== job 3926 ==
// alu16
module alu16(clk, rst, a, b, ctrl, res, R15);
	input clk, rst;
	input [15:0] a, b;
	input [3:0] ctrl;
	output reg [15:0] res;
	output reg [15:0] R15;
	wire [15:0] alu_res, alu_R15;
	wire res_we, R15_we;
	ALU u_alu(.a(a), .b(b), .ctrl(ctrl), .res(alu_res), .R15(alu_R15), .res_we(res_we), .R15_we(R15_we));
	always @(posedge clk, negedge rst) begin
		if (~rst) begin
			res <= 16'h0000;
			R15 <= 16'h0000;
		end
		else begin
			if (res_we)
				res <= alu_res;
			if (R15_we)
				R15 <= alu_R15;
		end
	end
endmodule
Size in the first run: about 3400 cells after synthesis, ~0.022 sq mm of cells after synthesis.
make LEC_CHECK=0 ABC_AREA=1 CAP_MARGIN=20 CELL_PAD_IN_SITES_DETAIL_PLACEMENT=1 CELL_PAD_IN_SITES_GLOBAL_PLACEMENT=2 CORE_ASPECT_RATIO=0.65 CORE_MARGIN=2 CORE_UTILIZATION=72 CTS_CLUSTER_SIZE=88 GPL_TIMING_DRIVEN=1 PLACE_DENSITY_LB_ADDON=0.01 SETUP_SLACK_MARGIN=0.99 SLEW_MARGIN=20 finish   # period 40.0 ns
run.sh (not shown) runs the stock make flow with config.mk's settings and CLKGATE_MAP_FILE=.
Job 3926 | ERROR | 3_1_place_gp_skip_io
--- input diff job 3926..job 2881 ---
# job 3926
export LEC_CHECK = 0
export ABC_AREA = 1
export CAP_MARGIN = 20
export CELL_PAD_IN_SITES_DETAIL_PLACEMENT = 1
export CELL_PAD_IN_SITES_GLOBAL_PLACEMENT = 2
export CORE_ASPECT_RATIO = 0.65
export CORE_MARGIN = 2
export CORE_UTILIZATION = 72
export CTS_CLUSTER_SIZE = 88
export GPL_TIMING_DRIVEN = 1
export PLACE_DENSITY_LB_ADDON = 0.01
export SETUP_SLACK_MARGIN = 0.99
export SLEW_MARGIN = 20
create_clock -name core_clock -period 40.0 [get_ports {clk}]
# job 2881
export LEC_CHECK = 0
export ABC_AREA = 1
export CAP_MARGIN = 20
export CORE_MARGIN = 2
export CORE_UTILIZATION = 57
export GPL_TIMING_DRIVEN = 1
export SETUP_SLACK_MARGIN = 0.99
export SLEW_MARGIN = 20
create_clock -name core_clock -period 40.0 [get_ports {clk}]
- Job 2881 closes out successfully: all stages finished, all timing, DRC and antenna checks passed.
- Compared with job 3926, in job 2881 die size rose by 26%, starting utilization of the core area fell by 15 points, adder and majority gate portion of the synthesized area stayed essentially flat.
### job 2881 -> job 8048
# job 2881
export LEC_CHECK = 0
export ABC_AREA = 1
export CAP_MARGIN = 20
export CORE_MARGIN = 2
export CORE_UTILIZATION = 57
export GPL_TIMING_DRIVEN = 1
export SETUP_SLACK_MARGIN = 0.99
export SLEW_MARGIN = 20
create_clock -name core_clock -period 40.0 [get_ports {clk}]
# job 8048
export LEC_CHECK = 0
export CAP_MARGIN = 20
export CORE_MARGIN = 2
export CORE_UTILIZATION = 71
export CTS_CLUSTER_DIAMETER = 28
export CTS_CLUSTER_SIZE = 15
export PLACE_DENSITY_LB_ADDON = 0.27
export SETUP_SLACK_MARGIN = 5.0
export SLEW_MARGIN = 20
create_clock -name core_clock -period 40.0 [get_ports {clk}]
Findings:
Status(job 8048) = ERROR, stage = 5_1_grt
| area share of xor/xnor cells in the synthesized design | job 8048 vs job 2881 | 3.1 points higher |
There was hardly any difference in portion of the post-synthesis area used by sequential elements between job 8048 and job 2881.
Relative to job 2881, final estimated routing congestion in global placement has increased by 11% in job 8048.
Sort job 2881 and job 8048 by cell count after placement asc -> top: job 8048
From job 2881 to job 8048 the numbers moved as follows: cell area after technology mapping saw little to no change, final HPWL from detailed placement saw an increase, width of the die saw a decrease.
Relative to job 8048, the following input files were edited for job 3127:
# job 8048
export LEC_CHECK = 0
export CAP_MARGIN = 20
export CORE_MARGIN = 2
export CORE_UTILIZATION = 71
export CTS_CLUSTER_DIAMETER = 28
export CTS_CLUSTER_SIZE = 15
export PLACE_DENSITY_LB_ADDON = 0.27
export SETUP_SLACK_MARGIN = 5.0
export SLEW_MARGIN = 20
create_clock -name core_clock -period 40.0 [get_ports {clk}]
# job 3127
export LEC_CHECK = 0
export CAP_MARGIN = 20
export CORE_MARGIN = 2
export CORE_UTILIZATION = 65
export CTS_CLUSTER_DIAMETER = 28
export SETUP_SLACK_MARGIN = 5.0
export SLEW_MARGIN = 20
create_clock -name core_clock -period 40.0 [get_ports {clk}]
==> comparison <==
Going from job 8048 to job 3127, number of rows in the core area grows by 3. There was hardly any difference in synthesized cell count between job 8048 and job 3127. NOTE: total die area in job 3127 exceeds that of job 8048. Of job 8048 and job 3127, just one finished clean: job 3127. Job 8048 | ERROR | 5_1_grt. Job 3127 -> job 8048: post-synthesis instance area delta 0, exact match. Compare job 3127 and job 8048 | quantity of gates resized following cts lower: job 3127. Changes observed in job 3127 relative to job 8048: yosys synthesis chip area has remained practically unchanged; post-CTS repair timing setup buffer count has decreased.
